File: flow/design.v
`timescale 1ns/10ps
module IOTDF( clk, rst, in_en, iot_in, fn_sel, busy, valid, iot_out);
input        clk;
input        rst;
input        in_en;
input  [7:0] iot_in;
input  [2:0] fn_sel;
output     busy;
output reg valid;
output reg [127:0] iot_out;
parameter GRAY2BIN = 3'b001; 
parameter FIR      = 3'b010; 
reg [9:0] counter;
reg [9:0] counter_delay1;
reg [9:0] counter_delay2;
reg [127:0] iot_data;
reg [127:0] prep_to_out;
reg [127:0] prep_to_output;
reg [127:0] wait_to;
always @(posedge clk or posedge rst) begin
    if(rst) begin
        counter <= 0;
    end else if(in_en) begin
        if (counter == 960) counter <= 0;
        else counter <= counter + 1;
    end else begin
        counter <= counter;
    end 
end
always @(posedge clk or posedge rst) begin
    if(rst) begin
        counter_delay1 <= 0;
        counter_delay2 <= 0;
    end else if(in_en) begin
        counter_delay1 <= counter;
        counter_delay2 <= counter_delay1;
    end else begin
        counter_delay1 <= counter_delay1;
        counter_delay2 <= counter_delay2;
    end
end
always @(posedge clk or posedge rst) begin
    if(rst) begin
        iot_data <= 0;
    end else if(in_en) begin
        iot_data[7:0] <= iot_in;
        iot_data[127:8] <= iot_data[119:0];
    end else begin
        iot_data <= iot_data;
    end
end
always @(posedge clk) begin
    if(!rst && in_en) begin
        wait_to <= iot_data;
    end else begin
        wait_to <= wait_to;
    end
end
integer idx;
always @(*) begin
    if(rst) begin
        prep_to_out = 0;
        prep_to_output = 0;
    end else if(in_en) begin
        if(fn_sel == GRAY2BIN) begin
            if (counter_delay1[3:0] == 15) begin
                prep_to_output = 0;
                prep_to_out[127] = iot_data[127];
                for (idx = 126; idx >= 0; idx = idx - 1) begin
                    prep_to_out[idx] = prep_to_out[idx + 1] ^ iot_data[idx];
                end
            end else begin
                prep_to_out = 0;
                prep_to_output = 0;
            end
        end else if(fn_sel == FIR) begin
            if (counter_delay1[3:0] == 15) begin
                prep_to_out = iot_data;
                prep_to_output = 0;
            end else if (counter_delay2[3:0] == 15) begin
                prep_to_out = wait_to;
                prep_to_output[127:120] = (((prep_to_out[127:120] * 8'd5) >> 3)+ 1) >> 1;
                prep_to_output[119:112] = ((((prep_to_out[119:112] * 8'd5)+(prep_to_out[127:120] * 8'd9)) >> 3)+ 1) >> 1;
                prep_to_output[111:104] = ((((prep_to_out[111:104] * 8'd5)+(prep_to_out[119:112] * 8'd9)+(prep_to_out[127:120] * 8'd2)) >>3)+ 1) >> 1;
                prep_to_output[103:96] = ((((prep_to_out[103:96] * 8'd5)+(prep_to_out[111:104] * 8'd9)+(prep_to_out[119:112] * 8'd2)) >>3)+ 1) >> 1;
                prep_to_output[95:88] = ((((prep_to_out[95:88] * 8'd5)+(prep_to_out[103:96] * 8'd9)+(prep_to_out[111:104] * 8'd2)) >>3)+ 1) >> 1;
                prep_to_output[87:80] = ((((prep_to_out[87:80] * 8'd5)+(prep_to_out[95:88] * 8'd9)+(prep_to_out[103:96] * 8'd2)) >>3)+ 1) >> 1;
                prep_to_output[79:72] = ((((prep_to_out[79:72] * 8'd5)+(prep_to_out[87:80] * 8'd9)+(prep_to_out[95:88] * 8'd2)) >>3)+ 1) >> 1;
                prep_to_output[71:64] = ((((prep_to_out[71:64] * 8'd5)+(prep_to_out[79:72] * 8'd9)+(prep_to_out[87:80] * 8'd2)) >>3)+ 1) >> 1;
                prep_to_output[63:56] = ((((prep_to_out[63:56] * 8'd5)+(prep_to_out[71:64] * 8'd9)+(prep_to_out[79:72] * 8'd2)) >>3)+ 1) >> 1;
                prep_to_output[55:48] = ((((prep_to_out[55:48] * 8'd5)+(prep_to_out[63:56] * 8'd9)+(prep_to_out[71:64] * 8'd2)) >>3)+ 1) >> 1;
                prep_to_output[47:40] = ((((prep_to_out[47:40] * 8'd5)+(prep_to_out[55:48] * 8'd9)+(prep_to_out[63:56] * 8'd2)) >>3)+ 1) >> 1;
                prep_to_output[39:32] = ((((prep_to_out[39:32] * 8'd5)+(prep_to_out[47:40] * 8'd9)+(prep_to_out[55:48] * 8'd2)) >>3)+ 1) >> 1;
                prep_to_output[31:24] = ((((prep_to_out[31:24] * 8'd5)+(prep_to_out[39:32] * 8'd9)+(prep_to_out[47:40] * 8'd2)) >>3)+ 1) >> 1;
                prep_to_output[23:16] = ((((prep_to_out[23:16] * 8'd5)+(prep_to_out[31:24] * 8'd9)+(prep_to_out[39:32] * 8'd2)) >>3)+ 1) >> 1;
                prep_to_output[15:8] = ((((prep_to_out[15:8] * 8'd5)+(prep_to_out[23:16] * 8'd9)+(prep_to_out[31:24] * 8'd2)) >>3)+ 1) >> 1;
                prep_to_output[7:0] = ((((prep_to_out[7:0] * 8'd5)+(prep_to_out[15:8] * 8'd9)+(prep_to_out[23:16] * 8'd2)) >>3)+ 1) >> 1;
            end else begin
                prep_to_out = 0;
                prep_to_output = 0;
            end
        end else begin
            prep_to_out = 0;
            prep_to_output = 0;
        end
    end else begin
        prep_to_out = 0;
        prep_to_output = 0;
    end
end
assign busy = 0;
always @(posedge clk or posedge rst) begin
    if(rst) begin
        valid <= 0;
    end else if(in_en) begin
        case(fn_sel)
            GRAY2BIN: begin
                if (counter_delay1[3:0] == 15) begin
                    valid <= 1;
                end else begin
                    valid <= 0;
                end
            end
            FIR: begin
                if (counter_delay2[3:0] == 15) begin
                    valid <= 1;
                end else begin
                    valid <= 0;
                end
            end
            default: begin
                valid <= 0;
            end
        endcase
    end
end
always @(posedge clk or posedge rst) begin
    if(rst) begin
        iot_out <= 0;
    end else if(in_en) begin
        case(fn_sel)
            GRAY2BIN: begin
                if (counter_delay1[3:0] == 15) begin
                    iot_out <= prep_to_out;
                end
            end
            FIR: begin
                if (counter_delay2[3:0] == 15) begin
                    iot_out <= prep_to_output;
                end 
            end
            default: begin
                iot_out <= 1'b0;
            end
        endcase
    end
end
endmodule
File: flow/run.sh
#!/bin/bash
# the make line also repeats each setting of config.mk as NAME=value (left out here)
make -C /OpenROAD-flow-scripts/flow DESIGN_CONFIG=/design/flow/config.mk WORK_HOME=/design/flow/orfs CLKGATE_MAP_FILE= finish
File: flow/config.mk
export PLATFORM = sky130hd
export DESIGN_NAME = IOTDF
export DESIGN_NICKNAME = IOTDF
export VERILOG_FILES = /design/flow/design.v
export SDC_FILE = /design/flow/constraint.sdc
export NUM_CORES = 4
export LEC_CHECK = 0
export CAP_MARGIN = 20
export CORE_MARGIN = 2
export CORE_UTILIZATION = 66
export MAX_ROUTING_LAYER = met4
export PLACE_DENSITY = 0.6
export SLEW_MARGIN = 20
File: flow/constraint.sdc
create_clock -name core_clock -period 4.42 [get_ports {clk}]
set_input_delay 0.8840 -clock core_clock [delete_from_list [all_inputs] [get_ports {clk}]]
set_output_delay 0.8840 -clock core_clock [all_outputs]
set_load 0.01 [all_outputs]
==> Slide: Implementation Results, run 1 <==
Physical Implementation Snapshot

Timing
  • Cycle use final: 1.02
  • Final worst setup slack: -0.103 ns
  • Max Freq: about 220 MHz
  • Slew @ Worst Pin: 0.903 ns
  • Clk_skew: 0.0170 ns
  • Fin. Hold Viols: 0
  • Min Clock Period, post-route: between 4 and 5 ns
  • Unrepaired setup endpoints after global routing: true
  • Pins Over Slew Limit: 0
  • WHS: slightly below 0.5 ns
  • Total negative setup slack: -0.269 ns
  • Final setup viols: 5
  • Slew HR: 0.393

Critical path
  • Setup crit start: wait_to[99]$_DFFE_PP_
  • Worst setup endpoint: iot_out[95]$_DFFE_PP0P_
  • Cells on worst reg2reg path: 19
  • Setup crit start kind: flop
  • Crit Path Max Fanout: 3
  • Stages on worst setup path: 19
  • Crit path DRT: roughly 4.9 ns
  • Critical Path AT: 4.98 ns
  • RR Startpoint: wait_to[99]$_DFFE_PP_
  • Reg2Reg Setup Slack: -0.10 ns
  • Buf/Inv on CP: 2
  • Crit Path Class: reg2reg
  • CP max-delay cell: fa_1
  • Crit-path cells: ha_2, fa_1, inv_2, fa_1, inv_1, fa_1, ha_4, a21oi_2, nor2_1, nor2_1, o21bai_1, a21oi_2, o21bai_1, a21oi_2, xor2_2, nor3_2, xnor3_1, a2bb2oi_2, o21ai_1
  • Max incr delay on CP: 0.57 ns
  • Largest delay share family, worst path: adder cells
  • R2r endpoint: iot_out[95]$_DFFE_PP0P_
  • CP Capture Type: flop

Synth
  • Synth cell count leaders: 548 x inv_1, 450 x ha_1, 291 x fa_1
  • Area leader, netlist: dfrtp_1
  • Cell variety after synth: 57
  • Synthesized cell area: 35,300 µm²
  • Area share, top type: 0.195
  • Aoi share: 0.0793
  • Adder share: 0.325
  • Registers, synthesis: 403
  • Mapped Avg Cell Area: between 10 and 15 µm²
  • Top cells by area: dfrtp_1 19%, fa_1 17%, ha_1 16%
  • Synth top cell by count: inv_1
  • Post-Synth XOR/XNOR Area: 0.131
  • Cells after synthesis: ~3,200
  • Synthesis area per yosys: between 30,000 and 40,000 µm²
  • Mux area share: 0.0437
  • Post-synth top flop: dfrtp_1
  • Dominant combinational family: adder cells
  • # Cells Yosys: approximately 3,200
  • Warnings, synthesis: 1
  • Synth Seq Share: 0.304
  • EDFF count, synth: 128
  • Mapped Nets: 3,938
  • Simple Share, Synth: 0.0517
  • Post-synth ARST share: 0.682

Place
  • RD Place Congestion: 0.966
  • Post-DP HPWL: 72,900 µm
  • Place WS: -0.231 ns
  • I/O Buffers: ~140

Routing
  • Met2 WL: 48,600 µm
  • Drt via density: 5.89
  • Max layer used: met4
  • Initial drt markers: roughly 1,800
  • Drt first pass iters: 7
  • Drt total wl: between 90,000 and 100,000 µm
  • Antenna-violating nets left: 0
  • DRC: 0
  • Antenna Cells: 0
  • DRT met1 WL: ~40,000 µm
  • Via count: about 26,000
  • WL/cell: around 23 µm
  • Met3 wire length: 6010 µm

Worst hold path
  • End of the worst hold path: iot_out[93]$_DFFE_PP0P_
  • Hold path depth: 2
  • Worst min-delay path category: reg2reg
  • Worst Min Path Start: iot_out[93]$_DFFE_PP0P_

Floorplan
  • Chip width: roughly 240 µm
  • DIE HEIGHT: ~240 µm
  • Ports: 144
  • Row cnt: ~84
  • Core area: 52,800 µm²
  • Starting Density: 0.669
  • Die Footprint: 55,300 µm²

Finish
  • NumNets Final: 4,405
  • Synthesis-to-finish area growth: 23.0%

Global route
  • Initial antenna violation count: 0
  • Vias in the first global route: 26,897
  • First-pass GRT wire length: 149,000 µm
  • Largest net degree at the start of global routing: ~190
  • Gr usage total: 0.360
  • GRT Residual Overflow: 0

Clock tree
  • Number of buffers created by CTS: about 47
  • CTS H-tree depth: 2
  • CTS Sinks: about 400
  • CTS root buffer: clkbuf_16
  • Worst skew pair latency: 0.60 ns
  • Clk buf depth: 3
  • CTS tree: built
  • Clk slew on worst S/H paths: 0.06 ns

Flow run
  • Max cap viols: 0
  • Tally of OpenROAD warnings: 34

Outcome
  • Violated checks: setup timing
  • Status: complete, but fails checks
-- what timing repair did --
item                                    in CTS  in global routing
gates resized                               51                293
endpoints found under the setup margin      31                 69
hold buffers                                 0                  0
setup buffers                               17                 55
pin swaps                                   22                269
-- metal layers --
metal,vias to the layer above,GRT usage
met5,-,-
met4,0,0.126
met3,240,0.0427
met2,957,0.589
met1,13041,0.469
li1,11532,-
-- through the flow --
stage / area, µm² / cells / utilization
2_1_floorplan: 35300 / 3183 / -
3_3_place_gp: 39500 / 4217 / 0.749
3_5_place_dp: 39500 / 4217 / 0.749
4_1_cts: 41500 / 4321 / 0.787
5_1_grt: 43400 / 4376 / 0.823
6_report: 43400 / 4376 / 0.823
-- area by class of cell --
class                      instances  area (µm²)
timing repair buffer             488        4250
fill                            3041        9350
tap                              688         861
multi-input combinational       2162       23900
inverter                         548        2060
clock inverter                    35         327
clock buffer                      52        1260
sequential                       403       10700
==> inputs of run 2 (changes only) <==
Settings changed: HOLD_SLACK_MARGIN set to -0.07, MAX_ROUTING_LAYER met4 to not set, PLACE_DENSITY 0.6 to not set, SETUP_SLACK_MARGIN set to -0.66, TNS_END_PERCENT set to 70.
Clock period 4.42 ns to 8.49 ns, I/O delays scaled along.
==> Slide: Implementation Results, run 2 <==
Physical Implementation Snapshot

Finish
  • Fill count: about 3,800
  • Synthesis-to-finish area growth: 11.0%
  • Final Instance Count excl. Fillers: 4,045
  • Sequential Area: 10,700 µm²
  • NumNets Final: 4,073
  • Design area: 39,200 µm²
  • Logic area: 22,300 µm²

Synth
  • Warnings, synthesis: 1
  • Synth top cell by count: inv_1
  • Mapped Nets: 3,938
  • # Cells Yosys: 3,183
  • Synthesis area per yosys: approximately 35,000 µm²
  • Aoi share: 0.0793
  • Cells after synthesis: 3,183
  • Synth cell count leaders: 548 x inv_1, 450 x ha_1, 291 x fa_1
  • Post-synth top flop: dfrtp_1
  • Registers, synthesis: 403
  • Synthesized cell area: between 30,000 and 40,000 µm²
  • Area share, top type: 0.195
  • Mapped Avg Cell Area: 11.1 µm²
  • Simple Share, Synth: 0.0517
  • Adder share: 0.325
  • Synth Seq Share: 0.304
  • Cell variety after synth: approximately 57
  • Area leader, netlist: dfrtp_1
  • Post-Synth XOR/XNOR Area: 0.131
  • Mux area share: 0.0437
  • EDFF count, synth: 128
  • Top cells by area: dfrtp_1 19%, fa_1 17%, ha_1 16%
  • Post-synth ARST share: 0.682
  • Dominant combinational family: adder cells

Worst hold path
  • Hold path depth: 0
  • End of the worst hold path: wait_to[125]$_DFFE_PP_
  • Worst Min Path Start: iot_data[125]$_DFFE_PP0P_
  • Worst min-delay path category: reg2reg

Place
  • Post-DP Area: 37,500 µm²
  • RD Place Congestion: 0.905
  • I/O Buffers: 142
  • Place WS: 3.44 ns
  • Cell Count Post-Placement: around 4,000
  • Post-DP HPWL: between 60,000 and 70,000 µm

Clock tree
  • Worst skew pair latency: 0.61 ns
  • CTS H-tree depth: 2
  • # hold bufs at CTS: 0
  • CTS-repair resized insts: 0
  • Clk slew on worst S/H paths: 0.06 ns
  • Clk buf depth: 3
  • CTS tree: built
  • CTS Sinks: about 400
  • CTS root buffer: clkbuf_16
  • Number of buffers created by CTS: 47
  • Post-CTS setup buffers: 0

Critical path
  • Setup crit start kind: flop
  • Critical Path AT: 5.61 ns
  • Stages on worst setup path: 18
  • Reg2Reg Setup Slack: about 3.4 ns
  • Worst setup endpoint: iot_out[119]$_DFFE_PP0P_
  • Setup crit start: wait_to[114]$_DFFE_PP_
  • Crit path DRT: 9.01 ns
  • Buf/Inv on CP: 3
  • CP Capture Type: flop
  • R2r endpoint: iot_out[119]$_DFFE_PP0P_
  • Max incr delay on CP: 0.52 ns
  • Largest delay share family, worst path: AND-OR/OR-AND gates
  • CP max-delay cell: a21oi_1
  • Cells on worst reg2reg path: 18
  • Crit Path Max Fanout: 8
  • RR Startpoint: wait_to[114]$_DFFE_PP_
  • Crit-path cells: ha_1, ha_1, inv_1, fa_1, fa_1, inv_1, ha_1, inv_1, o21bai_1, a21oi_1, o21bai_1, a21o_1, a21oi_1, a21boi_0, o21a_1, or4_1, a21oi_1, o22a_1
  • Crit Path Class: reg2reg

Timing
  • Min Clock Period, post-route: between 5 and 6 ns
  • Final worst setup slack: between 3 and 4 ns
  • Max Freq: 196 MHz
  • Pins Over Slew Limit: 0
  • Slew @ Worst Pin: 1.05 ns
  • Final setup viols: 0
  • Cycle use final: 0.600
  • WHS: 0.485 ns
  • Unrepaired setup endpoints after global routing: false
  • Total negative setup slack: 0 ns
  • Clk_skew: approximately 0.037 ns
  • Slew HR: 0.301
  • Fin. Hold Viols: 0

Routing
  • Antenna-violating nets left: 0
  • WL/cell: ~22 µm
  • Drt total wl: 88,600 µm
  • Via count: 23,869
  • Drt first pass iters: 5
  • Antenna Cells: 0
  • Initial drt markers: ~1,400
  • DRC: 0
  • Drt via density: 5.90

Global route
  • First-pass GRT wire length: 141,000 µm
  • Gr usage total: 0.329
  • Initial antenna violation count: 0
  • Vias in the first global route: 25,546
  • Largest net degree at the start of global routing: around 110
  • GRT Residual Overflow: 0

Floorplan
  • Chip width: 235 µm
  • DIE HEIGHT: 235 µm
  • Die Footprint: 55,300 µm²
  • Core area: 52,800 µm²
  • Starting Density: 0.669
  • Row cnt: 84
  • Ports: 144

Outcome
  • Status: no timing/DRC/antenna violations

Flow run
  • Tally of OpenROAD warnings: 31
  • Max cap viols: 0
run 2: routing by layer:
layer,vias up,GRT usage,part of all wire
li1,10846,-,-
met1,12111,0.444,0.43
met2,718,0.552,0.48
met3,194,0.0463,0.059
met4,0,0.113,0.034
met5,-,0,0
run 2: cell type report:
type / instances / share of cell area
clock buffers: 55 / 0.0324
clock inverters: 33 / 0.0100
inverters: 548 / 0.0526
multi-input cells: 2162 / 0.569
flip-flops and latches: 403 / 0.274
well taps: 688 / 0.0220
repair buffers: 156 / 0.0399
run 2: stage by stage:
stage	util
final	0.742
after global routing	0.742
after CTS	0.742
after global placement	0.710
after detailed placement	0.711
after floorplan	-
==> inputs of run 3 (changes only) <==
Settings changed: ABC_AREA set to 1, CORE_ASPECT_RATIO set to 0.5, CORE_MARGIN 2 to 8, CORE_UTILIZATION 66 to 72, CTS_CLUSTER_DIAMETER set to 294, CTS_CLUSTER_SIZE set to 76, GPL_ROUTABILITY_DRIVEN set to 0, HOLD_SLACK_MARGIN -0.07 to 0.13, PLACE_DENSITY set to 0.89, SETUP_SLACK_MARGIN -0.66 to -0.95, SLEW_MARGIN 20 to 40, TNS_END_PERCENT 70 to 80.
Clock period 8.49 ns to 10.0 ns, I/O delays scaled along.
==> Slide: Implementation Results, run 3 <==
Run Summary

Place
  • I/O Buffers: 142
  • Place WS: -8.88 ns
  • Post-DP HPWL: 82,100 µm

Synth
  • Aoi share: 0.0947
  • Mapped Nets: ~4,800
  • Area share, top type: 0.190
  • Post-Synth XOR/XNOR Area: 0.0365
  • Top cells by area: dfrtp_1 19%, fa_1 16%, ha_1 16%
  • Simple Share, Synth: 0.167
  • Cells after synthesis: 4,016
  • Synth Seq Share: 0.296
  • # Cells Yosys: 4,016
  • Synth top cell by count: inv_1
  • Synthesized cell area: 36,300 µm²
  • Dominant combinational family: adder cells
  • Warnings, synthesis: 1
  • Post-synth top flop: dfrtp_1
  • Area leader, netlist: dfrtp_1
  • Mux area share: 0.00186
  • Registers, synthesis: 403
  • Post-synth ARST share: 0.682
  • Adder share: 0.316
  • Cell variety after synth: 56
  • Synth cell count leaders: 749 x inv_1, 548 x nand3_1, 457 x nand2_1
  • Synthesis area per yosys: 36,300 µm²
  • Mapped Avg Cell Area: 9.03 µm²
  • EDFF count, synth: about 130

Clock tree
  • Number of buffers created by CTS: 9
  • Clk buf depth: 3
  • CTS Sinks: 403
  • CTS root buffer: clkbuf_16
  • # hold bufs at CTS: 0
  • CTS H-tree depth: 1

Outcome
  • Tool Error: [ERROR DRT-9419] Inst _4916_ not found in insts_set_
  • Status: stopped before the end
  • Halt Stage: 5_1_grt

Floorplan
  • Ports: approximately 140
  • Starting Density: 0.725
  • Chip width: 333 µm
  • Row cnt: 58
  • Die Footprint: 58,200 µm²
  • DIE HEIGHT: 175 µm
  • Core area: roughly 50,000 µm²
-- run 3: metrics by stage --
stage / hold WS, ns / cells / setup TNS, ns / instance area (µm²)
CTS: 0.510 / 5011 / -239.39 / 42200
detailed placement: 0.466 / 4987 / -288.21 / 40100
global placement: 0.460 / 4986 / -188.09 / 40100
floorplan: 0.447 / 4016 / -125.89 / 36300
-- run 3: what timing repair did --
action / CTS
setup buffers: 11
setup endpoints to repair: 57
pin swaps: 34
resized: 327
==> inputs of run 4 (changes only) <==
Settings changed: ABC_AREA 1 to not set, CORE_ASPECT_RATIO 0.5 to not set, CORE_MARGIN 8 to 2, CORE_UTILIZATION 72 to 71, CTS_CLUSTER_DIAMETER 294 to 355, CTS_CLUSTER_SIZE 76 to 35, GPL_ROUTABILITY_DRIVEN 0 to not set, HOLD_SLACK_MARGIN 0.13 to not set, MAX_ROUTING_LAYER set to met4, PLACE_DENSITY 0.89 to 0.63, SETUP_SLACK_MARGIN -0.95 to 1.18, SLEW_MARGIN 40 to 20, TNS_END_PERCENT 80 to not set.
Clock period 10.0 ns to 3.99 ns, I/O delays scaled along.
==> Slide: Implementation Results, run 4 <==
Run Summary

Outcome
  • Status: stopped before the end
  • Halt Stage: 5_1_grt
  • Tool Error: [ERROR DPL-0038] Utilization greater than 100%, impossible to legalize

Clock tree
  • CTS Sinks: 403
  • Clk buf depth: 3
  • CTS H-tree depth: 1
  • # hold bufs at CTS: 0
  • CTS root buffer: clkbuf_16
  • Number of buffers created by CTS: 15

Place
  • RD Place Congestion: 0.980
  • Post-DP HPWL: 80,200 µm
  • Place WS: -0.578 ns
  • I/O Buffers: 142
  • Post-DP Area: 42,200 µm²

Synth
  • Area leader, netlist: dfrtp_1
  • Cells after synthesis: 3,183
  • Registers, synthesis: 403
  • Synth cell count leaders: 548 x inv_1, 450 x ha_1, 291 x fa_1
  • Post-synth ARST share: 0.682
  • Synthesis area per yosys: 35,300 µm²
  • EDFF count, synth: approximately 130
  • Area share, top type: 0.195
  • Synthesized cell area: 35,300 µm²
  • Aoi share: 0.0793
  • Synth Seq Share: 0.304
  • Post-Synth XOR/XNOR Area: 0.131
  • Mapped Nets: 3,938
  • Post-synth top flop: dfrtp_1
  • Adder share: 0.325
  • Mapped Avg Cell Area: 11.1 µm²
  • Top cells by area: dfrtp_1 19%, fa_1 17%, ha_1 16%
  • Dominant combinational family: adder cells
  • Synth top cell by count: inv_1
  • Warnings, synthesis: 1
  • # Cells Yosys: between 3,000 and 4,000
  • Mux area share: 0.0437
  • Simple Share, Synth: 0.0517
  • Cell variety after synth: 57

Floorplan
  • Core area: 49,100 µm²
  • DIE HEIGHT: 227 µm
  • Die Footprint: 51,500 µm²
  • Row cnt: about 81
  • Chip width: 227 µm
  • Starting Density: 0.720
  • Ports: roughly 140
-- run 4: timing repair --
item,4_1_cts
pin swaps,380
gates cloned,0
setup buffers,133
gates resized,601
setup endpoints to repair,124
-- run 4: metrics by stage --
stage | std cells | util | hold WS (ns)
CTS | 4614 | 0.960 | 0.507
detailed placement | 4456 | 0.860 | 0.468
global placement | 4456 | 0.860 | 0.457
floorplan | 3183 | - | 0.444
==> inputs of run 5 (changes only) <==
Settings changed: CORE_UTILIZATION 71 to 53, CTS_CLUSTER_DIAMETER 355 to not set, CTS_CLUSTER_SIZE 35 to not set, MAX_ROUTING_LAYER met4 to not set, PLACE_DENSITY 0.63 to not set, SETUP_SLACK_MARGIN 1.18 to not set.
Clock period 3.99 ns to 4.41 ns, I/O delays scaled along.
==> Slide: Implementation Results, run 5 <==
Physical Implementation Snapshot

Outcome
  • Status: complete, but fails checks
  • Violated checks: setup timing

Clock tree
  • CTS H-tree depth: 2
  • CTS root buffer: clkbuf_16
  • CTS tree: built
  • CTS Sinks: around 400
  • Clk slew on worst S/H paths: about 0.070 ns
  • Clk buf depth: 3
  • Worst skew pair latency: around 0.6 ns
  • # hold bufs at CTS: 0
  • Number of buffers created by CTS: 49

Synth
  • Cell variety after synth: 57
  • Synth top cell by count: inv_1
  • Mapped Nets: roughly 3,900
  • Dominant combinational family: adder cells
  • Synthesized cell area: 35,300 µm²
  • Area share, top type: 0.195
  • Registers, synthesis: just over 400
  • Mux area share: 0.0437
  • Cells after synthesis: 3,183
  • Warnings, synthesis: 1
  • Post-synth top flop: dfrtp_1
  • Synthesis area per yosys: between 30,000 and 40,000 µm²
  • Synth Seq Share: 0.304
  • # Cells Yosys: 3,183
  • Top cells by area: dfrtp_1 19%, fa_1 17%, ha_1 16%
  • Area leader, netlist: dfrtp_1
  • Post-Synth XOR/XNOR Area: 0.131
  • Post-synth ARST share: 0.682
  • Aoi share: 0.0793
  • Synth cell count leaders: 548 x inv_1, 450 x ha_1, 291 x fa_1
  • Mapped Avg Cell Area: 11.1 µm²
  • Simple Share, Synth: 0.0517
  • Adder share: 0.325
  • EDFF count, synth: 128

Critical path
  • Cells on worst reg2reg path: 20
  • Worst setup endpoint: iot_out[95]$_DFFE_PP0P_
  • Max incr delay on CP: 0.55 ns
  • CP Capture Type: flop
  • Crit Path Max Fanout: 3
  • Setup crit start: wait_to[93]$_DFFE_PP_
  • Crit Path Class: reg2reg
  • R2r endpoint: iot_out[95]$_DFFE_PP0P_
  • Largest delay share family, worst path: adder cells
  • Buf/Inv on CP: 5
  • Crit-path cells: buf_4, fa_1, fa_1, inv_1, fa_1, inv_1, ha_4, inv_2, nor2_1, nor2_1, o21bai_1, a21oi_2, buf_4, xnor2_4, nor2_2, nand3_2, nor3_2, xnor3_1, a2bb2oi_1, o21ai_1
  • Setup crit start kind: flop
  • Crit path DRT: 4.93 ns
  • Reg2Reg Setup Slack: -0.11 ns
  • RR Startpoint: wait_to[93]$_DFFE_PP_
  • CP max-delay cell: fa_1
  • CP most frequent cell: fa_1
  • Stages on worst setup path: 20
  • Critical Path AT: 5.04 ns

Timing
  • Slew @ Worst Pin: 0.968 ns
  • Unrepaired setup endpoints after global routing: true
  • Max Freq: between 200 and 250 MHz
  • Final setup viols: 7
  • Min Clock Period, post-route: 4.52 ns
  • Clk_skew: ~0.036 ns
  • Fin. Hold Viols: 0
  • Final worst setup slack: -0.108 ns
  • Pins Over Slew Limit: 0
  • WHS: 0.481 ns
  • Cycle use final: 1.02
  • Slew HR: 0.355

Flow run
  • Tally of OpenROAD warnings: 32
  • Max cap viols: 0

Global route
  • GR Layer Usage met1: 0.398
  • GRT met2 Usage: 0.500
  • Routing usage on met3: 0.0354
  • Vias in the first global route: 26,925
  • Largest net degree at the start of global routing: between 150 and 200
  • GRT Residual Overflow: 0
  • First-pass GRT wire length: 153,000 µm
  • Initial antenna violation count: 1
  • GR peak layer: met2
  • Gr usage total: 0.294

Routing
  • Antenna-violating nets left: 0
  • Initial drt markers: 1,283
  • DRC: 0
  • Drt via density: 5.43
  • Drt first pass iters: 5
  • Antenna Cells: 0
  • Drt total wl: 100,000 µm
  • WL/cell: 21.6 µm
  • Via count: between 20,000 and 30,000

Place
  • I/O Buffers: 142
  • RD Place Congestion: 0.930
  • Post-DP Area: approximately 40,000 µm²
  • Post-DP HPWL: 76,000 µm

Finish
  • NumNets Final: 4,503
  • Fill count: 4,984
  • Synthesis-to-finish area growth: 26.8%
  • Design area: 44,700 µm²
  • Logic area: 24,200 µm²
  • Sequential Area: 10,700 µm²

Floorplan
  • DIE HEIGHT: 262 µm
  • Ports: 144
  • Die Footprint: just under 70,000 µm²
  • Starting Density: 0.536
  • Row cnt: 94
  • Chip width: ~260 µm
  • Core area: 65,900 µm²

Worst hold path
  • Worst min-delay path category: reg2reg
  • Hold path depth: 2
  • Worst Min Path Start: iot_out[127]$_DFFE_PP0P_
  • End of the worst hold path: iot_out[127]$_DFFE_PP0P_
==> run 5: cell type report <==
cell class / instances / share of cell area
inverters: 548 / 0.0461
clock buffers: 59 / 0.0294
well taps: 864 / 0.0242
clock inverters: 30 / 0.00752
repair buffers: 584 / 0.111
multi-input cells: 2162 / 0.542
flip-flops and latches: 403 / 0.240
==> run 5: layer usage <==
metal	part of all wire	up-vias
li1	-	11735
met1	0.44	12837
met2	0.49	516
met3	0.042	142
met4	0.028	0
met5	0	-
==> run 5: timing repair <==
item                       4_1_cts  5_1_grt
gates cloned                     0        0
setup endpoints to repair       26       63
resized                         88      316
pin swaps                       59      294
buffers inserted                26       69
==> run 5: per-stage QoR <==
stage / setup WS, ns / util / setup TNS, ns / instances
2_1_floorplan: -1.77 / - / -108.93 / 3183
3_3_place_gp: -0.273 / 0.613 / -0.966 / 4472
3_5_place_dp: -0.310 / 0.613 / -2.54 / 4472
4_1_cts: -0.0124 / 0.647 / -0.0133 / 4587
5_1_grt: -0.289 / 0.679 / -4.66 / 4650
6_report: -0.108 / 0.679 / -0.367 / 4650
==> inputs of run 6 (changes only) <==
Settings changed: CORE_UTILIZATION 53 to 66, SETUP_SLACK_MARGIN set to -0.66.
Clock period 4.41 ns to 8.68 ns, I/O delays scaled along.
==> Slide: Implementation Results, run 6 <==
Physical Implementation Snapshot

Outcome
  • Status: no timing/DRC/antenna violations

Synth
  • EDFF count, synth: 128
  • Post-synth top flop: dfrtp_1
  • Top cells by area: dfrtp_1 19%, fa_1 17%, ha_1 16%
  • Area share, top type: 0.195
  • Mapped Avg Cell Area: 11.1 µm²
  • # Cells Yosys: around 3,200
  • Synthesized cell area: 35,300 µm²
  • Cell variety after synth: 57
  • Dominant combinational family: adder cells
  • Post-Synth XOR/XNOR Area: 0.131
  • Mux area share: 0.0437
  • Registers, synthesis: 403
  • Cells after synthesis: ~3,200
  • Warnings, synthesis: 1
  • Simple Share, Synth: 0.0517
  • Adder share: 0.325
  • Synth top cell by count: inv_1
  • Area leader, netlist: dfrtp_1
  • Synth cell count leaders: 548 x inv_1, 450 x ha_1, 291 x fa_1
  • Synthesis area per yosys: 35,300 µm²
  • Post-synth ARST share: 0.682
  • Aoi share: 0.0793
  • Mapped Nets: 3,938
  • Synth Seq Share: 0.304

Place
  • RD Place Congestion: 0.917
  • I/O Buffers: 142
  • Cell Count Post-Placement: 3,958
  • Post-DP HPWL: 67,600 µm

Routing
  • Via count: 23,944
  • Drt first pass iters: 5
  • Drt total wl: 88,600 µm
  • WL/cell: around 22 µm
  • Drt via density: ~6
  • Antenna Cells: 0
  • Antenna-violating nets left: 0
  • Initial drt markers: 1,481
  • DRC: 0

Floorplan
  • Starting Density: 0.669
  • Ports: 144
  • Row cnt: 84
  • Die Footprint: 55,300 µm²
  • DIE HEIGHT: 235 µm
  • Chip width: 235 µm
  • Core area: 52,800 µm²

Clock tree
  • # hold bufs at CTS: 0
  • CTS Sinks: between 400 and 500
  • Clk slew on worst S/H paths: 0.06 ns
  • CTS tree: built
  • Number of buffers created by CTS: 47
  • Post-CTS setup buffers: 0
  • CTS-repair resized insts: 0
  • Worst skew pair latency: 0.59 ns
  • Clk buf depth: 3
  • CTS H-tree depth: 2
  • CTS root buffer: clkbuf_16

Critical path
  • CP Capture Type: flop
  • CP max-delay cell: a21oi_1
  • Max incr delay on CP: 0.52 ns
  • Crit path DRT: 9.19 ns
  • Crit-path cells: ha_1, ha_1, inv_1, fa_1, fa_1, inv_1, ha_1, inv_1, o21bai_1, a21oi_1, o21bai_1, a21o_1, a21oi_1, a21boi_0, o21a_1, or4_1, a21oi_1, o22a_1
  • RR Startpoint: wait_to[124]$_DFFE_PP_
  • Crit Path Class: reg2reg
  • Critical Path AT: 5.67 ns
  • Reg2Reg Setup Slack: between 3 and 4 ns
  • Stages on worst setup path: 18
  • Largest delay share family, worst path: AND-OR/OR-AND gates
  • Buf/Inv on CP: 3
  • Cells on worst reg2reg path: 18
  • Crit Path Max Fanout: 8
  • Worst setup endpoint: iot_out[119]$_DFFE_PP0P_
  • Setup crit start: wait_to[124]$_DFFE_PP_
  • Setup crit start kind: flop
  • R2r endpoint: iot_out[119]$_DFFE_PP0P_

Timing
  • WHS: about 0.5 ns
  • Slew HR: 0.284
  • Slew @ Worst Pin: 1.07 ns
  • Cycle use final: 0.594
  • Fin. Hold Viols: 0
  • Min Clock Period, post-route: 5.15 ns
  • Final setup viols: 0
  • Clk_skew: 0.0194 ns
  • Pins Over Slew Limit: 0
  • Max Freq: between 150 and 200 MHz
  • Unrepaired setup endpoints after global routing: false

Flow run
  • Max cap viols: 0
  • Tally of OpenROAD warnings: 29

Finish
  • NumNets Final: 4,074
  • Synthesis-to-finish area growth: 11.0%
  • Final Instance Count excl. Fillers: 4,045

Global route
  • First-pass GRT wire length: ~140,000 µm
  • GRT Residual Overflow: 0
  • Initial antenna violation count: 0
  • Vias in the first global route: 25,786
  • Gr usage total: 0.333
  • Largest net degree at the start of global routing: about 90

Worst hold path
  • Worst Min Path Start: iot_data[123]$_DFFE_PP0P_
  • End of the worst hold path: wait_to[123]$_DFFE_PP_
  • Worst min-delay path category: reg2reg
  • Hold path depth: 0
## run 6: area by class of cell
class	count	area, µm²
multi-input combinational	2162	22300
clock inverter	18	240
fill	3638	13600
sequential	403	10700
timing repair buffer	157	1540
inverter	548	2060
clock buffer	69	1480
tap	688	861
## run 6: stage by stage
step	cell area [µm²]	setup WS [ns]	setup TNS (ns)	util
CTS	39200	3.60	0	0.743
detailed placement	37500	3.34	0	0.710
global route	39200	3.25	0	0.743
global placement	37500	3.52	0	0.710
floorplan	35300	-0.200	-25.59	-
finish	39200	3.53	0	0.743
## run 6: routing by layer
layer | global-route usage | part of all wire | up-vias
met3 | 0.0405 | 0.068 | 172
met2 | 0.559 | 0.48 | 787
met4 | 0.106 | 0.032 | 0
met5 | 0 | 0 | -
met1 | 0.456 | 0.42 | 12108
li1 | - | - | 10877
==> inputs of run 7 (changes only) <==
Settings changed: CELL_PAD_IN_SITES_GLOBAL_PLACEMENT set to 3, CORE_ASPECT_RATIO set to 0.67, CORE_MARGIN 2 to 6, CORE_UTILIZATION 66 to 40, CTS_CLUSTER_SIZE set to 91, GPL_ROUTABILITY_DRIVEN set to 0, GPL_TIMING_DRIVEN set to 0, HOLD_SLACK_MARGIN set to -0.07, MIN_ROUTING_LAYER set to met2, PLACE_DENSITY_LB_ADDON set to 0.03, SETUP_SLACK_MARGIN -0.66 to 0.21, TNS_END_PERCENT set to 50.
Clock period 8.68 ns to 10.0 ns, I/O delays scaled along.
==> Slide: Implementation Results, run 7 <==
Physical Implementation Snapshot

Outcome
  • Status: no timing/DRC/antenna violations

Global route
  • First-pass GRT wire length: 167,000 µm
  • Initial antenna violation count: 19
  • Gr usage total: 0.353
  • GRT Residual Overflow: 0
  • Vias in the first global route: roughly 39,000
  • Largest net degree at the start of global routing: 84

Clock tree
  • Post-CTS setup buffers: 0
  • CTS Sinks: 403
  • Number of buffers created by CTS: around 47
  • CTS tree: built
  • # hold bufs at CTS: 0
  • Worst skew pair latency: between 0.6 and 0.7 ns
  • CTS-repair resized insts: 0
  • CTS H-tree depth: 2
  • CTS root buffer: clkbuf_16
  • Clk slew on worst S/H paths: 0.07 ns
  • Clk buf depth: 3

Worst hold path
  • Worst min-delay path category: reg2reg
  • Worst Min Path Start: iot_out[40]$_DFFE_PP0P_
  • Hold path depth: 2
  • End of the worst hold path: iot_out[40]$_DFFE_PP0P_

Timing
  • Slew HR: 0.180
  • Max Freq: 174 MHz
  • Cycle use final: 0.576
  • Final setup viols: 0
  • Final worst setup slack: 4.24 ns
  • Slew @ Worst Pin: 1.23 ns
  • Fin. Hold Viols: 0
  • Unrepaired setup endpoints after global routing: false
  • Min Clock Period, post-route: 5.76 ns
  • Clk_skew: 0.0293 ns
  • Pins Over Slew Limit: 0
  • Total negative setup slack: 0 ns

Finish
  • NumNets Final: 4,139
  • Fill count: a little over 8,000
  • Final Instance Count excl. Fillers: 4,612
  • Synthesis-to-finish area growth: 13.8%

Routing
  • Initial drt markers: 3,524
  • Antenna-violating nets left: 0
  • Via count: ~33,000
  • WL/cell: approximately 25 µm
  • Drt via density: 7.13
  • DRC: 0
  • Drt first pass iters: 9
  • Drt total wl: 115,000 µm

Critical path
  • CP most frequent cell: xor2_1
  • Reg2Reg Setup Slack: 4.24 ns
  • Crit Path Max Fanout: 6
  • Crit path DRT: ~10 ns
  • Crit Path Class: reg2reg
  • Largest delay share family, worst path: XOR/XNOR gates
  • Buf/Inv on CP: 0
  • R2r endpoint: iot_out[54]$_DFFE_PP0P_
  • CP max-delay cell: a221oi_1
  • Max incr delay on CP: between 0.8 and 0.9 ns
  • Setup crit start: iot_data[125]$_DFFE_PP0P_
  • Critical Path AT: about 6.2 ns
  • RR Startpoint: iot_data[125]$_DFFE_PP0P_
  • Stages on worst setup path: 11
  • Crit-path cells: xor3_1, xnor3_1, xnor2_1, xnor3_1, xor2_1, xnor3_2, xnor2_2, xor2_1, xor2_1, a221oi_1, nor2_1
  • Worst setup endpoint: iot_out[54]$_DFFE_PP0P_
  • Cells on worst reg2reg path: 11
  • CP Capture Type: flop
  • Setup crit start kind: flop

Place
  • Place WS: between 3 and 4 ns
  • Post-DP HPWL: 88,700 µm
  • Cell Count Post-Placement: 4,505
  • I/O Buffers: 142

Floorplan
  • Ports: 144
  • Chip width: 375 µm
  • Starting Density: 0.407
  • Row cnt: 88
  • Core area: 86,800 µm²
  • DIE HEIGHT: 255 µm
  • Die Footprint: 95,700 µm²

Synth
  • Cells after synthesis: 3,183
  • Area leader, netlist: dfrtp_1
  • Synth cell count leaders: 548 x inv_1, 450 x ha_1, 291 x fa_1
  • Registers, synthesis: 403
  • Mapped Avg Cell Area: 11.1 µm²
  • Adder share: 0.325
  • Synthesized cell area: 35,300 µm²
  • # Cells Yosys: between 3,000 and 4,000
  • Cell variety after synth: 57
  • Mapped Nets: 3,938
  • Synth Seq Share: 0.304
  • Synthesis area per yosys: 35,300 µm²
  • Simple Share, Synth: 0.0517
  • Post-synth ARST share: 0.682
  • Dominant combinational family: adder cells
  • EDFF count, synth: 128
  • Synth top cell by count: inv_1
  • Top cells by area: dfrtp_1 19%, fa_1 17%, ha_1 16%
  • Post-synth top flop: dfrtp_1
  • Aoi share: 0.0793
  • Post-Synth XOR/XNOR Area: 0.131
  • Area share, top type: 0.195
  • Warnings, synthesis: 1
  • Mux area share: 0.0437

Flow run
  • Max cap viols: 0
  • Tally of OpenROAD warnings: 27
run 7: layout make-up:
cell class	count	area, µm²	share of cell area
Multi-Input combinational cell	2162	22300	0.554
Timing Repair Buffer	152	1670	0.0417
Sequential cell	403	10700	0.267
Inverter	548	2060	0.0514
Clock inverter	21	268	0.00667
Clock buffer	67	1390	0.0345
Buffer	70	275	0.00685
Tap cell	1170	1460	0.0364
Antenna cell	19	47.5	0.00118
run 7: per-layer routing:
layer,share of wire,GRT usage,vias to the layer above,routed length (µm)
met5,0.026,0.259,-,2970
met4,0.050,0.0460,103,5750
met3,0.49,0.575,649,56700
met2,0.43,0.342,9300,49400
met1,0,-,11903,0
li1,-,-,10941,-
run 7: through the flow:
stage          area (µm²)  hold WS (ns)   util
5_1_grt             40100         0.488  0.463
2_1_floorplan       35300         0.444      -
3_3_place_gp        38200         0.459  0.440
6_report            40200         0.482  0.463
3_5_place_dp        38500         0.469  0.443
4_1_cts             40100         0.484  0.462
==> inputs of run 8 (changes only) <==
Settings changed: CELL_PAD_IN_SITES_GLOBAL_PLACEMENT 3 to not set, CORE_ASPECT_RATIO 0.67 to not set, CORE_MARGIN 6 to 2, CORE_UTILIZATION 40 to 69, CTS_CLUSTER_SIZE 91 to 97, GPL_ROUTABILITY_DRIVEN 0 to not set, GPL_TIMING_DRIVEN 0 to not set, HOLD_SLACK_MARGIN -0.07 to not set, MIN_ROUTING_LAYER met2 to not set, PLACE_DENSITY set to 0.6, PLACE_DENSITY_LB_ADDON 0.03 to not set, SETUP_SLACK_MARGIN 0.21 to not set, TNS_END_PERCENT 50 to not set.
Clock period 10.0 ns to 9.37 ns, I/O delays scaled along.
==> Slide: Implementation Results, run 8 <==
Physical Implementation Snapshot

Synth
  • Adder share: 0.325
  • Post-synth ARST share: 0.682
  • Mapped Avg Cell Area: 11.1 µm²
  • Synth Seq Share: 0.304
  • Post-synth top flop: dfrtp_1
  • Aoi share: 0.0793
  • Synth cell count leaders: 548 x inv_1, 450 x ha_1, 291 x fa_1
  • Synthesized cell area: 35,300 µm²
  • Simple Share, Synth: 0.0517
  • Area share, top type: 0.195
  • Cell variety after synth: 57
  • # Cells Yosys: 3,183
  • Area leader, netlist: dfrtp_1
  • Warnings, synthesis: 1
  • Synthesis area per yosys: 35,300 µm²
  • Mapped Nets: 3,938
  • Mux area share: 0.0437
  • Dominant combinational family: adder cells
  • Registers, synthesis: 403
  • EDFF count, synth: roughly 130
  • Post-Synth XOR/XNOR Area: 0.131
  • Top cells by area: dfrtp_1 19%, fa_1 17%, ha_1 16%
  • Cells after synthesis: 3,183
  • Synth top cell by count: inv_1

Clock tree
  • CTS root buffer: clkbuf_16
  • Clk buf depth: 3
  • CTS H-tree depth: 2
  • CTS Sinks: ~400
  • Post-CTS setup buffers: 0
  • CTS tree: built
  • Number of buffers created by CTS: about 44
  • # hold bufs at CTS: 0
  • CTS-repair resized insts: 0
  • Clk slew on worst S/H paths: approximately 0.060 ns
  • Worst skew pair latency: 0.57 ns

Finish
  • Synthesis-to-finish area growth: 10.2%
  • Design area: 38,900 µm²
  • NumNets Final: 4,067
  • Fill count: 3,403

Timing
  • Total negative setup slack: 0 ns
  • Fin. Hold Viols: 0
  • Min Clock Period, post-route: ~5 ns
  • Unrepaired setup endpoints after global routing: false
  • Max Freq: 196 MHz
  • Final setup viols: 0
  • Pins Over Slew Limit: 0
  • Final worst setup slack: 4.28 ns
  • Cycle use final: 0.544
  • Clk_skew: between 0.01 and 0.015 ns
  • Slew @ Worst Pin: 1.22 ns
  • Slew HR: 0.190

Routing
  • Antenna-violating nets left: 0
  • Initial drt markers: 1,636
  • Via count: around 24,000
  • Antenna Cells: 0
  • Drt via density: 5.98
  • Drt first pass iters: 5
  • DRC: 0
  • Drt total wl: 88,100 µm
  • WL/cell: 21.9 µm

Global route
  • Initial antenna violation count: 0
  • First-pass GRT wire length: 140,000 µm
  • Largest net degree at the start of global routing: 195
  • Vias in the first global route: 25,833
  • GRT Residual Overflow: 0
  • Gr usage total: 0.343

Place
  • Post-DP Area: 37,400 µm²
  • Post-DP HPWL: ~67,000 µm
  • I/O Buffers: between 100 and 150
  • Place WS: 4.06 ns
  • RD Place Congestion: 0.903

Critical path
  • Reg2Reg Setup Slack: 4.28 ns
  • CP Capture Type: flop
  • Crit-path cells: ha_1, ha_1, inv_1, fa_1, fa_1, inv_1, ha_1, inv_1, o21bai_1, a21oi_1, o21bai_1, a21o_1, a21oi_1, mux2i_1, o22ai_1, or4_1, a21oi_1, o22a_1
  • Max incr delay on CP: 0.54 ns
  • Crit Path Max Fanout: 8
  • R2r endpoint: iot_out[119]$_DFFE_PP0P_
  • Crit Path Class: reg2reg
  • Critical Path AT: 5.60 ns
  • Setup crit start: wait_to[124]$_DFFE_PP_
  • Worst setup endpoint: iot_out[119]$_DFFE_PP0P_
  • CP max-delay cell: edfxtp_1
  • Cells on worst reg2reg path: 18
  • Largest delay share family, worst path: adder cells
  • RR Startpoint: wait_to[124]$_DFFE_PP_
  • Setup crit start kind: flop
  • Buf/Inv on CP: 3
  • Stages on worst setup path: 18
  • Crit path DRT: 9.88 ns

Floorplan
  • Row cnt: 82
  • Starting Density: 0.701
  • Core area: approximately 50,000 µm²
  • Chip width: 230 µm
  • DIE HEIGHT: between 200 and 250 µm
  • Ports: 144
  • Die Footprint: 53,000 µm²

Flow run
  • Max cap viols: 0
  • Tally of OpenROAD warnings: 31

Outcome
  • Status: no timing/DRC/antenna violations

Worst hold path
  • Worst min-delay path category: reg2reg
  • End of the worst hold path: wait_to[120]$_DFFE_PP_
  • Worst Min Path Start: iot_data[120]$_DFFE_PP0P_
  • Hold path depth: 0
==> run 8: metrics by stage <==
| step | util | instances | hold WS (ns) |
|---|---|---|---|
| after floorplan | - | 3183 | 0.444 |
| after global placement | 0.743 | 3937 | 0.450 |
| after detailed placement | 0.743 | 3937 | 0.486 |
| after CTS | 0.772 | 4017 | 0.490 |
| after global routing | 0.772 | 4018 | 0.507 |
| final | 0.772 | 4018 | 0.494 |
==> run 8: metal layers <==
layer / global-route usage / share of wire
met1: 0.461 / 0.42
met2: 0.575 / 0.48
met3: 0.0496 / 0.060
met4: 0.120 / 0.035
met5: 0 / 0
==> run 8: layout make-up <==
cell class              instances  area, µm²  share of cell area
clock inverters                12       96.3             0.00248
clock buffers                  68       1350              0.0346
flip-flops and latches        403      10700               0.276
well taps                     672        841              0.0216
repair buffers                153       1540              0.0395
inverters                     548       2060              0.0530
multi-input cells            2162      22300               0.573
==> inputs of run 9 (changes only) <==
Settings changed: CORE_UTILIZATION 69 to 40, CTS_CLUSTER_DIAMETER set to 166, CTS_CLUSTER_SIZE 97 to not set, GPL_TIMING_DRIVEN set to 0, PLACE_DENSITY 0.6 to not set.
Clock period 9.37 ns to 7.47 ns, I/O delays scaled along.
==> Slide: Implementation Results, run 9 <==
Physical Implementation Snapshot

Worst hold path
  • Hold path depth: 0
  • Worst Min Path Start: iot_data[125]$_DFFE_PP0P_
  • End of the worst hold path: wait_to[125]$_DFFE_PP_
  • Worst min-delay path category: reg2reg

Clock tree
  • Worst skew pair latency: just over 0.6 ns
  • CTS-repair resized insts: 0
  • Number of buffers created by CTS: 47
  • Clk buf depth: 3
  • CTS Sinks: between 400 and 500
  • CTS tree: built
  • Clk slew on worst S/H paths: ~0.06 ns
  • # hold bufs at CTS: 0
  • CTS root buffer: clkbuf_16
  • CTS H-tree depth: 2
  • Post-CTS setup buffers: 0

Outcome
  • Status: no timing/DRC/antenna violations

Synth
  • Mapped Nets: 3,938
  • Mux area share: 0.0437
  • Aoi share: 0.0793
  • Synth Seq Share: 0.304
  • Synth top cell by count: inv_1
  • Top cells by area: dfrtp_1 19%, fa_1 17%, ha_1 16%
  • Synthesized cell area: 35,300 µm²
  • Cell variety after synth: 57
  • Mapped Avg Cell Area: 11.1 µm²
  • Post-Synth XOR/XNOR Area: 0.131
  • Simple Share, Synth: 0.0517
  • Adder share: 0.325
  • Post-synth ARST share: 0.682
  • EDFF count, synth: 128
  • Synthesis area per yosys: between 30,000 and 40,000 µm²
  • Area share, top type: 0.195
  • # Cells Yosys: about 3,200
  • Registers, synthesis: 403
  • Post-synth top flop: dfrtp_1
  • Synth cell count leaders: 548 x inv_1, 450 x ha_1, 291 x fa_1
  • Cells after synthesis: 3,183
  • Warnings, synthesis: 1
  • Area leader, netlist: dfrtp_1
  • Dominant combinational family: adder cells

Routing
  • WL/cell: 21.3 µm
  • Antenna-violating nets left: 0
  • DRC: 0
  • Drt first pass iters: 5
  • Via count: 23,529
  • Drt via density: 5.13
  • Drt total wl: 97,600 µm
  • Initial drt markers: 1,360

Critical path
  • Max incr delay on CP: 0.64 ns
  • Crit path DRT: 7.93 ns
  • R2r endpoint: iot_out[44]$_DFFE_PP0P_
  • Crit Path Class: reg2reg
  • CP Capture Type: flop
  • Worst setup endpoint: iot_out[44]$_DFFE_PP0P_
  • RR Startpoint: iot_data[125]$_DFFE_PP0P_
  • Setup crit start kind: flop
  • Setup crit start: iot_data[125]$_DFFE_PP0P_
  • Buf/Inv on CP: 0
  • Critical Path AT: ~6 ns
  • Crit Path Max Fanout: 7
  • CP max-delay cell: xnor2_2
  • Crit-path cells: xor3_1, xnor3_1, xnor2_1, xnor3_1, xor2_1, xnor3_2, xnor2_2, xnor2_2, xor2_2, xnor2_1, a221oi_1, nor2_1
  • Reg2Reg Setup Slack: 2.07 ns
  • Largest delay share family, worst path: XOR/XNOR gates
  • Cells on worst reg2reg path: 12
  • Stages on worst setup path: 12

Floorplan
  • DIE HEIGHT: about 300 µm
  • Core area: just under 90,000 µm²
  • Row cnt: 108
  • Starting Density: 0.405
  • Die Footprint: 90,600 µm²
  • Ports: 144
  • Chip width: around 300 µm

Global route
  • Largest net degree at the start of global routing: 34
  • First-pass GRT wire length: 149,000 µm
  • Gr usage total: 0.220
  • Vias in the first global route: 24,241
  • Initial antenna violation count: 1
  • GRT Residual Overflow: 0

Finish
  • Fill count: 8,182
  • Synthesis-to-finish area growth: 13.6%
  • NumNets Final: 4,144

Timing
  • Pins Over Slew Limit: 0
  • Unrepaired setup endpoints after global routing: false
  • Cycle use final: 0.723
  • Slew HR: 0.175
  • Max Freq: about 190 MHz
  • Final worst setup slack: 2.07 ns
  • Min Clock Period, post-route: 5.40 ns
  • Total negative setup slack: 0 ns
  • Slew @ Worst Pin: 1.24 ns
  • Final setup viols: 0
  • WHS: 0.480 ns
  • Fin. Hold Viols: 0
  • Clk_skew: 0.0255 ns

Place
  • I/O Buffers: 142
  • RD Place Congestion: 0.897
  • Place WS: 2.23 ns
  • Post-DP HPWL: 77,600 µm

Flow run
  • Tally of OpenROAD warnings: 27
  • Max cap viols: 0
-- run 9: through the flow --
| step | area, µm² | utilization | instances |
|---|---|---|---|
| finish | 40100 | 0.460 | 4583 |
| global route | 40100 | 0.460 | 4582 |
| global placement | 38200 | 0.438 | 4480 |
| CTS | 40100 | 0.460 | 4582 |
| floorplan | 35300 | - | 3183 |
| detailed placement | 38500 | 0.442 | 4495 |
-- run 9: area by class of cell --
class | count | area, µm² | area share
Inverter | 548 | 2060 | 0.0514
Tap cell | 1155 | 1450 | 0.0360
Buffer | 70 | 270 | 0.00674
Clock buffer | 71 | 1450 | 0.0362
Antenna cell | 1 | 2.50 | 0.0000624
Clock inverter | 16 | 144 | 0.00359
Sequential cell | 403 | 10700 | 0.267
Multi-Input combinational cell | 2162 | 22300 | 0.555
Timing Repair Buffer | 157 | 1740 | 0.0433
-- run 9: per-layer routing --
layer / vias to the layer above / GRT usage / wire length (µm)
li1: 11029 / - / -
met1: 11792 / 0.308 / 43900
met2: 587 / 0.351 / 44400
met3: 121 / 0.0396 / 6720
met4: 0 / 0.0558 / 2560
met5: - / 0 / 0
==> inputs of run 10 (changes only) <==
Settings changed: CTS_CLUSTER_DIAMETER 166 to not set, GPL_TIMING_DRIVEN 0 to not set, PLACE_DENSITY set to 0.6, SETUP_SLACK_MARGIN set to -0.08.
Clock period 7.47 ns to 5.16 ns, I/O delays scaled along.
==> Slide: Implementation Results, run 10 <==
Physical Implementation Snapshot

Timing
  • Max Freq: 206 MHz
  • Slew @ Worst Pin: about 1.0 ns
  • Min Clock Period, post-route: a little under 5 ns
  • Final setup viols: 0
  • Cycle use final: 0.941
  • Total negative setup slack: 0 ns
  • Fin. Hold Viols: 0
  • Slew HR: 0.335
  • Unrepaired setup endpoints after global routing: false
  • Pins Over Slew Limit: 0
  • Clk_skew: 0.0453 ns

Global route
  • GRT Residual Overflow: 0
  • First-pass GRT wire length: 143,000 µm
  • Largest net degree at the start of global routing: 138
  • Initial antenna violation count: 1
  • Gr usage total: 0.206
  • Vias in the first global route: 24,337

Synth
  • Synth Seq Share: 0.304
  • Synthesis area per yosys: 35,300 µm²
  • Synth top cell by count: inv_1
  • Aoi share: 0.0793
  • Mux area share: 0.0437
  • Post-Synth XOR/XNOR Area: 0.131
  • Simple Share, Synth: 0.0517
  • Area share, top type: 0.195
  • Post-synth top flop: dfrtp_1
  • Mapped Avg Cell Area: 11.1 µm²
  • Mapped Nets: 3,938
  • Adder share: 0.325
  • Dominant combinational family: adder cells
  • Cells after synthesis: 3,183
  • # Cells Yosys: 3,183
  • Post-synth ARST share: 0.682
  • Registers, synthesis: a little over 400
  • Area leader, netlist: dfrtp_1
  • EDFF count, synth: 128
  • Top cells by area: dfrtp_1 19%, fa_1 17%, ha_1 16%
  • Synth cell count leaders: 548 x inv_1, 450 x ha_1, 291 x fa_1
  • Warnings, synthesis: 1
  • Synthesized cell area: 35,300 µm²
  • Cell variety after synth: 57

Finish
  • Logic area: 22,300 µm²
  • Fill count: 8,143
  • Fin util: 0.459
  • NumNets Final: 4,114
  • Sequential Area: 10,700 µm²
  • Design area: 40,000 µm²
  • Synthesis-to-finish area growth: 13.3%

Routing
  • Antenna-violating nets left: 0
  • Initial drt markers: about 1,300
  • Drt total wl: about 91,000 µm
  • Via count: 23,055
  • WL/cell: 19.9 µm
  • Drt via density: roughly 5.1
  • DRC: 0
  • Drt first pass iters: 5

Floorplan
  • Core area: 87,200 µm²
  • DIE HEIGHT: 301 µm
  • Chip width: between 300 and 400 µm
  • Starting Density: 0.405
  • Row cnt: 108
  • Ports: 144
  • Die Footprint: 90,600 µm²

Critical path
  • Crit path DRT: 5.71 ns
  • Cells on worst reg2reg path: 19
  • Max incr delay on CP: 0.57 ns
  • RR Startpoint: wait_to[34]$_DFFE_PP_
  • CP Capture Type: flop
  • Stages on worst setup path: 19
  • Crit-path cells: ha_1, ha_1, inv_1, fa_1, fa_1, inv_1, ha_1, a21oi_1, nor2_1, nor2_1, o21bai_1, a21oi_1, o21bai_1, a21oi_1, xnor2_1, nor3b_1, xnor3_1, o221ai_1, o21a_1
  • Setup crit start kind: flop
  • Worst setup endpoint: iot_out[39]$_DFFE_PP0P_
  • Buf/Inv on CP: 2
  • Reg2Reg Setup Slack: 0.31 ns
  • Setup crit start: wait_to[34]$_DFFE_PP_
  • Largest delay share family, worst path: adder cells
  • Crit Path Class: reg2reg
  • Critical Path AT: 5.40 ns
  • Crit Path Max Fanout: 5
  • CP max-delay cell: edfxtp_1
  • R2r endpoint: iot_out[39]$_DFFE_PP0P_

Clock tree
  • CTS tree: built
  • CTS Sinks: 403
  • Number of buffers created by CTS: 48
  • CTS H-tree depth: 2
  • Clk buf depth: 3
  • Post-CTS setup buffers: 0
  • Clk slew on worst S/H paths: 0.07 ns
  • Worst skew pair latency: 0.61 ns
  • # hold bufs at CTS: 0
  • CTS-repair resized insts: 0
  • CTS root buffer: clkbuf_16

Place
  • Post-DP HPWL: between 70,000 and 80,000 µm
  • RD Place Congestion: 0.914
  • Post-DP Area: 38,400 µm²
  • I/O Buffers: 142

Worst hold path
  • Worst min-delay path category: reg2reg
  • End of the worst hold path: wait_to[125]$_DFFE_PP_
  • Worst Min Path Start: iot_data[125]$_DFFE_PP0P_
  • Hold path depth: 0

Flow run
  • Max cap viols: 0
  • Tally of OpenROAD warnings: 31

Outcome
  • Status: no timing/DRC/antenna violations
==> run 10: per-layer routing <==
layer	vias up	global-route usage	wire, µm
met1	11508	0.296	42800
met5	-	0	0
met4	0	0.0519	2280
li1	10975	-	-
met2	456	0.323	40700
met3	116	0.0353	4740
==> run 10: area by class of cell <==
cell class / count / share of cell area
Multi-Input combinational cell: 2162 / 0.558
Sequential cell: 403 / 0.268
Inverter: 548 / 0.0515
Timing Repair Buffer: 196 / 0.0473
Tap cell: 1155 / 0.0361
Clock buffer: 66 / 0.0333
Clock inverter: 24 / 0.00573
Antenna cell: 1 / 0.0000626
==> run 10: stage by stage <==
step | hold WS (ns) | worst slack [ns] | instances
2_1_floorplan | 0.444 | -1.15 | 3183
3_3_place_gp | 0.452 | 0.299 | 4464
3_5_place_dp | 0.474 | 0.346 | 4464
4_1_cts | 0.477 | 0.284 | 4554
5_1_grt | 0.494 | 0.0191 | 4554
6_report | 0.472 | 0.307 | 4555
